==> inputs of try-harbor <==
Design c6502, start of the top module:
module c6502
(
    input               clock,
    input               ce,
    input               reset_n,
    output      [15:0]  address,
    input       [ 7:0]  in,
    output reg  [ 7:0]  out,
    output reg          we
);
Settings: LEC_CHECK=0, CAP_MARGIN=20, CELL_PAD_IN_SITES_GLOBAL_PLACEMENT=0, CORE_MARGIN=2, CORE_UTILIZATION=58, CTS_CLUSTER_SIZE=47, GPL_TIMING_DRIVEN=1, MAX_ROUTING_LAYER=met4, PLACE_DENSITY_LB_ADDON=0.19, SLEW_MARGIN=25, TNS_END_PERCENT=75; clock period 5.83 ns.
run.sh (not shown) runs the stock make flow with config.mk's settings and CLKGATE_MAP_FILE=.
==> inputs of try-juniper, as changes to try-harbor <==
- ABC_AREA: default -> 1
- CORE_UTILIZATION: 58 -> 57
- PLACE_DENSITY_LB_ADDON: 0.19 -> default
==> flow/constraint.sdc (replaced) <==
create_clock -name core_clock -period 10.5 [get_ports {clock}]
set_input_delay 2.1000 -clock core_clock [delete_from_list [all_inputs] [get_ports {clock}]]
set_output_delay 2.1000 -clock core_clock [all_outputs]
set_load 0.01 [all_outputs]
==> qor summary <==
Destination of the critical timing path: try-juniper out[6]; try-harbor out[7]
Cell count of the worst reg-to-reg path: try-juniper 18; try-harbor 14
Worst Clk Skew: try-juniper 0.0197 ns; try-harbor 0.0153 ns
Power, Total: try-juniper 2020 µW; try-harbor 3440 µW
Post-placement cell area: try-juniper 0.0144 mm²; try-harbor 0.0144 mm²
Yosys top cell area share: try-juniper 0.130; try-harbor 0.129
Vias per Instance: try-juniper 6.50; try-harbor 7.02
Growth of design area from synthesis to finish: try-juniper 8.75%; try-harbor 8.83%
Final wirelength: try-juniper 56800 µm; try-harbor 50900 µm
Post-synthesis share of cell area spent on xor and xnor gates: try-juniper 0.0267; try-harbor 0.0656
Sequential portion of the cell area: try-juniper 0.208; try-harbor 0.207
Gpl congestion: try-juniper 1.04; try-harbor 1.03
Met3 track utilization from global routing: try-juniper 0.107; try-harbor 0.109
FA/HA/MAJ Cells, Area Fraction: try-juniper 0.0906; try-harbor 0.0904
Multi-input logic portion of the cell area: try-juniper 0.606; try-harbor 0.657
Net Sw Frac: try-juniper 0.442; try-harbor 0.394
PwrDens: try-juniper 135 mW/mm²; try-harbor 230 mW/mm²
Post-Syn Area per Cell: try-juniper 6.36 µm²; try-harbor 7.58 µm²
Arrival @ worst endpoint: try-juniper 6.36 ns; try-harbor 5.73 ns
Status: try-juniper finished clean; try-harbor finished clean
Net switching power figure: try-juniper 891 µW; try-harbor 1360 µW
Fraction of the mapped netlist area in simple logic gates: try-juniper 0.287; try-harbor 0.212
Clock-cell share: try-juniper 0.0367; try-harbor 0.0363
Reg area: try-juniper 0.00310 mm²; try-harbor 0.00310 mm²
Sequential-cell power consumption: try-juniper 614 µW; try-harbor 1100 µW
Register share of total power: try-juniper 0.304; try-harbor 0.319


==> inputs of build 51 <==
==> flow/design.v <==
module c6502
(
    input               clock,
    input               ce,
    input               reset_n,
    output      [15:0]  address,
    input       [ 7:0]  in,
    output reg  [ 7:0]  out,
    output reg          we
);
assign address = cp ? ab : pc;
localparam
    LDC = 0,
    ZP  = 1,    ZPX = 2,    ZPY = 3,
    ABS = 4,    ABX = 5,    ABY = 6,    ABZ = 7,
    IX  = 8,    IX2 = 9,    IX3 = 10,
    IY  = 11,   IY2 = 12,   IY3 = 13,
    RUN = 14,   BRA = 15,
    JP1 = 16,   JP2 = 17,
    JND = 18,   TRM = 19,   POP = 20,   JSR = 21,
    RTS = 22;
localparam
    ORA = 0,    AND = 1,    EOR = 2,    ADC = 3,
    STA = 4,    LDA = 5,    CMP = 6,    SBC = 7,
    ASL = 8,    ROL = 9,    LSR = 10,   ROR = 11,
    BIT = 13,   DEC = 14,   INC = 15;
localparam
    DST_A = 0,  DST_X = 1,  DST_Y = 2,  DST_S = 3,
    SRC_D = 0,  SRC_X = 1,  SRC_Y = 2,  SRC_A = 3;
reg [ 7:0]  a, x, y, s, p;
reg         cp;
reg [ 4:0]  t;           
reg [ 2:0]  m;           
reg [15:0]  ab, pc;
reg [ 7:0]  op, w;       
reg [ 3:0]  alu;         
reg [ 1:0]  dst, src;
wire [8:0] zpx = in + x;
wire [8:0] zpy = in + y;
wire [3:0] bra = {p[1], p[0], p[6], p[7]};  
wire [7:0] sn  = s + 1;
always @(posedge clock)
if (reset_n == 1'b0) begin
    p  <= 8'b01100001;
    t  <= 1'b0;
    cp <= 1'b0;
    pc <= 16'h0000;
    a  <= 8'h80;
    x  <= 8'hFE;
    y  <= 8'hDA;
    s  <= 8'h00;
    we <= 1'b0;
end
else if (ce) begin
    we  <= 1'b0;
    case (t)
    LDC: begin
        pc  <= pc + 1;
        m   <= 0;
        op  <= in;
        dst <= DST_A;
        src <= SRC_D;
        casex (in)
        8'b010_011_00: t <= JP1;  
        8'b011_011_00: t <= JND;  
        8'b001_000_00: t <= JSR;  
        8'b011_000_00: t <= RTS;  
        8'bxxx_000_x1: t <= IX;
        8'bxxx_010_x1,
        8'b1xx_000_x0: t <= RUN;  
        8'bxxx_100_x1: t <= IY;
        8'bxxx_110_x1: t <= ABY;
        8'bxxx_001_xx: t <= ZP;
        8'bxxx_011_xx,
        8'b001_000_00: t <= ABS;
        8'b10x_101_1x: t <= ZPY;
        8'bxxx_101_xx: t <= ZPX;
        8'b10x_111_1x: t <= ABY;
        8'bxxx_111_xx: t <= ABX;
        8'bxxx_100_00: t <= BRA;
        default:       t <= RUN;
        endcase
        casex (in)
        8'bxxx_xxx_01: begin alu <= in[7:5]; end
        8'b100_xx1_x0: begin alu <= STA; end
        8'b101_xx1_x0,
        8'b101_000_x0,
        8'b101_010_00,
        8'b10x_010_10,
        8'b100_110_00: begin alu <= LDA; end
        8'b11x_000_00,
        8'b11x_xx1_00: begin alu <= CMP; end
        8'b001_0x1_00: begin alu <= BIT; end
        8'b110_xx1_10,
        8'b100_010_00,
        8'b110_010_10: begin alu <= DEC; end
        8'b111_xx1_10,
        8'b11x_010_00: begin alu <= INC; end
        8'b00x_110_00: begin p[0] <= in[5]; t <= LDC; end  
        8'b01x_110_00: begin p[2] <= in[5]; t <= LDC; end  
        8'b101_110_00: begin p[6] <= 1'b0;  t <= LDC; end  
        8'b11x_110_00: begin p[3] <= in[5]; t <= LDC; end  
        8'b0xx_010_10: begin alu <= {1'b1, in[7:5]}; src <= SRC_A; end
        8'b0xx_xx1_10: begin alu <= {1'b1, in[7:5]}; end
        8'b111_010_10: begin t <= LDC; end
        8'b100_110_10: begin t <= LDC; s <= x; end
        8'b101_110_10: begin x <= s; p[7] <= s[7]; p[1] <= s == 0; t <= LDC; end
        8'b0x0_010_00: begin
            t   <= TRM;
            we  <= 1;
            cp  <= 1;
            out <= in[6] ? a : (p | 8'h30);
            ab  <= {8'h01, s};
            s   <= s - 1;
        end
        8'b0x1_010_00: begin t <= POP; cp <= 1; ab <= {8'h01, sn}; s <= sn; end
        8'b011_000_00: begin cp <= 1; ab <= {8'h01, sn}; end
        endcase
        casex (in)
        8'h86, 8'hA6, 8'hB6, 8'h96, 8'h8E, 8'hAE,
        8'hBE, 8'hA2, 8'hCA, 8'hE8, 8'h9A,
        8'hE0, 8'b111_xx1_00:
            dst <= DST_X;
        8'hA0, 8'h84, 8'hA4, 8'h88, 8'hC8,
        8'h8C, 8'hAC, 8'h94, 8'hB4, 8'hBC,
        8'hC0, 8'b110_xx1_00:
            dst <= DST_Y;
        endcase
        case (in)
        8'hE8, 8'hCA, 8'h8A: src <= SRC_X;  
        8'h88, 8'hC8, 8'h98: src <= SRC_Y;  
        8'hA8, 8'hAA: src <= SRC_A;  
        endcase
    end
    ZP:  begin t <= RUN; ab <= in;       cp <= 1; pc <= pc + 1; end
    ZPX: begin t <= RUN; ab <= zpx[7:0]; cp <= 1; pc <= pc + 1; end
    ZPY: begin t <= RUN; ab <= zpy[7:0]; cp <= 1; pc <= pc + 1; end
    ABS: begin t <= ABZ; pc <= pc + 1; ab <= in; end
    ABX: begin t <= ABZ; pc <= pc + 1; ab <= zpx; end
    ABY: begin t <= ABZ; pc <= pc + 1; ab <= zpy; end
    ABZ: begin t <= RUN; pc <= pc + 1; ab[15:8] <= ab[15:8] + in; cp <= 1; end
    IX:  begin t <= IX2; pc <= pc + 1; cp <= 1; ab <= zpx[7:0]; end
    IY:  begin t <= IY2; pc <= pc + 1; cp <= 1; ab <= in; end
    IX2: begin t <= IX3; w  <= in; ab[7:0] <= ab[7:0] + 1; end
    IY2: begin t <= IY3; w  <= in; ab[7:0] <= ab[7:0] + 1; end
    IX3: begin t <= RUN; ab <= {in, w}; end
    IY3: begin t <= RUN; ab <= {in, w} + y; end
    BRA: begin t <= LDC; pc <= pc + 1 + ((bra[op[7:6]] == op[5]) ? {{8{in[7]}}, in[7:0]} : 0); end
    JP1: begin t <= JP2; pc <= pc + 1; w <= in; end
    JP2: begin t <= LDC; pc <= {in, w}; end
    JND: case (m)
        0: begin m <= 1;   ab[ 7:0] <= in; pc <= pc + 1; end
        1: begin m <= 2;   ab[15:8] <= in; pc <= pc + 1; cp <= 1; end
        2: begin m <= 3;   pc[ 7:0] <= in; ab[7:0] <= ab[7:0] + 1; end
        3: begin t <= LDC; pc[15:8] <= in; cp <= 0; end
    endcase
    POP: begin t <= LDC; cp <= 0; if (op[6]) begin a <= in; p[7] <= in[7]; p[1] <= in == 0; end else p <= in; end
    JSR: case (m)
        0: begin m <= 1; w  <= in; pc <= pc + 1; end
        1: begin m <= 2; we <= 1; out <= pc[15:8]; ab      <= {8'h01, s};  pc[15:8] <= in; cp <= 1;end
        2: begin m <= 3; we <= 1; out <= pc[ 7:0]; ab[7:0] <= ab[7:0] - 1; pc[7:0]  <= w;  end
        3: begin t <= LDC; cp <= 0; s <= s - 2; end
    endcase
    RTS: case (m)
        0: begin m <= 1;   pc[7:0] <= in; ab[7:0] <= ab[7:0] + 1; end
        1: begin t <= LDC; pc <= {in, pc[7:0]} + 1; s <= s + 2; cp <= 0; end
    endcase
    RUN: begin
        cp <= 0;
        t  <= LDC;
        casex (op) 8'bxxx_010_x1, 8'b1xx_000_x0: pc <= pc + 1; endcase
        casex (op)
            8'b100_xxx_01,
            8'b100_xx1_x0: begin t <= TRM; out <= R; we <= 1'b1; cp <= 1'b1; end
            8'bxxx_xxx_01,
            8'b0xx_010_10,
            8'b100_010_10,
            8'b100_110_00: begin a <= R; p <= F; end
            8'b101_xx1_00,
            8'b101_000_00,
            8'b1x0_010_00,
            8'b101_010_00: begin y <= R; p <= F; end
            8'b101_xx1_10,
            8'b101_000_10,
            8'b111_010_00,
            8'b110_010_10,
            8'b101_010_10: begin x <= R; p <= F; end
            8'b0xx_xx1_10,
            8'b11x_xx1_10: begin t <= TRM; out <= R; we <= 1'b1; cp <= 1'b1; p <= F; end
            8'b110_xxx_01,
            8'b11x_000_00,
            8'b11x_xx1_00,
            8'b001_0x1_00: begin p <= F; end
        endcase
    end
    TRM: begin cp <= 0; t <= LDC; end
    endcase
end
wire [7:0] op1 =
    dst == DST_A ? a :
    dst == DST_X ? x :
    dst == DST_Y ? y : s;
wire [7:0] op2 =
    src == SRC_A ? a :
    src == SRC_X ? x :
    src == SRC_Y ? y : in;
wire [8:0] R =
    alu == ORA ? op1 | op2 :
    alu == AND ? op1 & op2 :
    alu == EOR ? op1 ^ op2 :
    alu == ADC ? op1 + op2 + cin :
    alu == STA ? op1 :
    alu == LDA ? op2 :
    alu == CMP ? op1 - op2 :
    alu == SBC ? op1 - op2 - !cin :
    alu == ASL ? {op2[6:0], 1'b0} :
    alu == ROL ? {op2[6:0], cin} :
    alu == LSR ? {1'b0, op2[7:1]} :
    alu == ROR ? {cin, op2[7:1]} :
    alu == BIT ? op1 & op2 :
    alu == DEC ? op2 - 1 :
    alu == INC ? op2 + 1 : 0;
wire sign  =  R[7];         
wire zero  = ~|R[7:0];      
wire oadc  = (op1[7] ^ op2[7] ^ 1'b1) & (op1[7] ^ R[7]);
wire osbc  = (op1[7] ^ op2[7] ^ 1'b0) & (op1[7] ^ R[7]);
wire cin   =  p[0];
wire carry =  R[8];
wire [7:0] F =
    alu == ADC ? {sign, oadc, p[5:2], zero,  carry} :
    alu == CMP ? {sign,       p[6:2], zero, ~carry} :
    alu == SBC ? {sign, osbc, p[5:2], zero, ~carry} :
    alu == ASL || alu == ROL ? {sign, p[6:2], zero, op2[7]} :
    alu == LSR || alu == ROR ? {sign, p[6:2], zero, op2[0]} :
    alu == BIT ? {op2[7:6], p[5:2], zero, p[0]} :
                 {sign,     p[6:2], zero, p[0]};
endmodule
==> flow/run.sh <==
#!/bin/bash
# the make line also repeats each setting of config.mk as NAME=value (left out here)
make -C /OpenROAD-flow-scripts/flow DESIGN_CONFIG=/design/flow/config.mk WORK_HOME=/design/flow/orfs CLKGATE_MAP_FILE= finish
==> flow/config.mk <==
export PLATFORM = sky130hd
export DESIGN_NAME = c6502
export DESIGN_NICKNAME = c6502
export VERILOG_FILES = /design/flow/design.v
export SDC_FILE = /design/flow/constraint.sdc
export NUM_CORES = 4
export LEC_CHECK = 0
export ABC_AREA = 1
export CAP_MARGIN = 0
export CELL_PAD_IN_SITES_GLOBAL_PLACEMENT = 3
export CORE_ASPECT_RATIO = 1.85
export CORE_MARGIN = 7
export CORE_UTILIZATION = 21
export CTS_CLUSTER_DIAMETER = 117
export CTS_CLUSTER_SIZE = 42
export GPL_ROUTABILITY_DRIVEN = 1
export GPL_TIMING_DRIVEN = 1
export MAX_ROUTING_LAYER = met4
export PLACE_DENSITY_LB_ADDON = 0.19
export SETUP_SLACK_MARGIN = 1.9
export SLEW_MARGIN = 35
export TNS_END_PERCENT = 75
==> flow/constraint.sdc <==
create_clock -name core_clock -period 8.02 [get_ports {clock}]
set_input_delay 1.6040 -clock core_clock [delete_from_list [all_inputs] [get_ports {clock}]]
set_output_delay 1.6040 -clock core_clock [all_outputs]
set_load 0.01 [all_outputs]
==> inputs of trial 73, as changes to build 51 <==
==> flow/config.mk (replaced) <==
export PLATFORM = sky130hd
export DESIGN_NAME = c6502
export DESIGN_NICKNAME = c6502
export VERILOG_FILES = /design/flow/design.v
export SDC_FILE = /design/flow/constraint.sdc
export NUM_CORES = 4
export LEC_CHECK = 0
export ABC_AREA = 1
export CAP_MARGIN = 0
export CORE_ASPECT_RATIO = 1.37
export CORE_MARGIN = 2
export CORE_UTILIZATION = 72
export CTS_CLUSTER_SIZE = 10
export PLACE_DENSITY = 0.38
export SETUP_SLACK_MARGIN = 0.24
export SLEW_MARGIN = 20
==> flow/constraint.sdc (replaced) <==
create_clock -name core_clock -period 4.23 [get_ports {clock}]
set_input_delay 0.8460 -clock core_clock [delete_from_list [all_inputs] [get_ports {clock}]]
set_output_delay 0.8460 -clock core_clock [all_outputs]
set_load 0.01 [all_outputs]
==> inputs of trial 3, as changes to build 51 <==
==> flow/config.mk (replaced) <==
export PLATFORM = sky130hd
export DESIGN_NAME = c6502
export DESIGN_NICKNAME = c6502
export VERILOG_FILES = /design/flow/design.v
export SDC_FILE = /design/flow/constraint.sdc
export NUM_CORES = 4
export LEC_CHECK = 0
export CAP_MARGIN = 20
export CORE_MARGIN = 2
export CORE_UTILIZATION = 40
export SLEW_MARGIN = 20
==> flow/constraint.sdc (replaced) <==
create_clock -name core_clock -period 10.0 [get_ports {clock}]
set_input_delay 2.0000 -clock core_clock [delete_from_list [all_inputs] [get_ports {clock}]]
set_output_delay 2.0000 -clock core_clock [all_outputs]
set_load 0.01 [all_outputs]
==> inputs of build 34, as changes to build 51 <==
==> flow/config.mk (replaced) <==
export PLATFORM = sky130hd
export DESIGN_NAME = c6502
export DESIGN_NICKNAME = c6502
export VERILOG_FILES = /design/flow/design.v
export SDC_FILE = /design/flow/constraint.sdc
export NUM_CORES = 4
export LEC_CHECK = 0
export CAP_MARGIN = 20
export CORE_MARGIN = 7
export CORE_UTILIZATION = 40
export SETUP_SLACK_MARGIN = -0.02
export SLEW_MARGIN = 35
==> flow/constraint.sdc (replaced) <==
create_clock -name core_clock -period 4.49 [get_ports {clock}]
set_input_delay 0.8980 -clock core_clock [delete_from_list [all_inputs] [get_ports {clock}]]
set_output_delay 0.8980 -clock core_clock [all_outputs]
set_load 0.01 [all_outputs]
==> metrics.csv <==
metric;value;unit
logic_gates;1468;
n_all_inverters;87;
buffers;184;
crit_start;in[0];
slew_violations;0;
worstSkewPairLatency;440;ps
place_ws;-825.2;ps
flops;133;
fp-row-count;67;
fp-utilization;0.4084;
internal_power;2.950;mW
hp-start;we;
status;finished clean;
The numbers above come from build 34.

==> metrics.csv <==
metric;value;unit
status;finished clean;
hp-start;we;
n_all_inverters;87;
internal_power;1.233;mW
flops;133;
maxPowerGroup;combinational logic;
crit_start;in[0];
fp-utilization;0.4084;
fp-row-count;67;
place_ws;2546;ps
buffers;62;
The numbers above come from trial 3.

==> metrics.csv <==
metric;value;unit
status;stopped before the end;
lastStage;global routing (5_1_grt);
firstError;[ERROR GRT-0116] Global routing finished with congestion. Check the congestion regions in the DRC Viewer.;
io_pins;36;
placed_cells;2477;
synthTopCellsByCount;nand2_1, inv_1, nor2_1;
fp-utilization;0.7290;
port-buffer-count;35;
fp-row-count;59;
cts_max_level;4;
place_ws;-166.6;ps
The numbers above come from trial 73.

==> metrics.csv <==
metric;value;unit
status;finished clean;
internal_power;1.517;mW
place_ws;1982;ps
fp-utilization;0.2122;
worstSkewPairLatency;460;ps
logic_gates;1612;
slew_violations;0;
hp-start;pc[5];
crit_start;in[3];
The numbers above come from build 51.

Power is estimated from default activity; no workload was simulated.
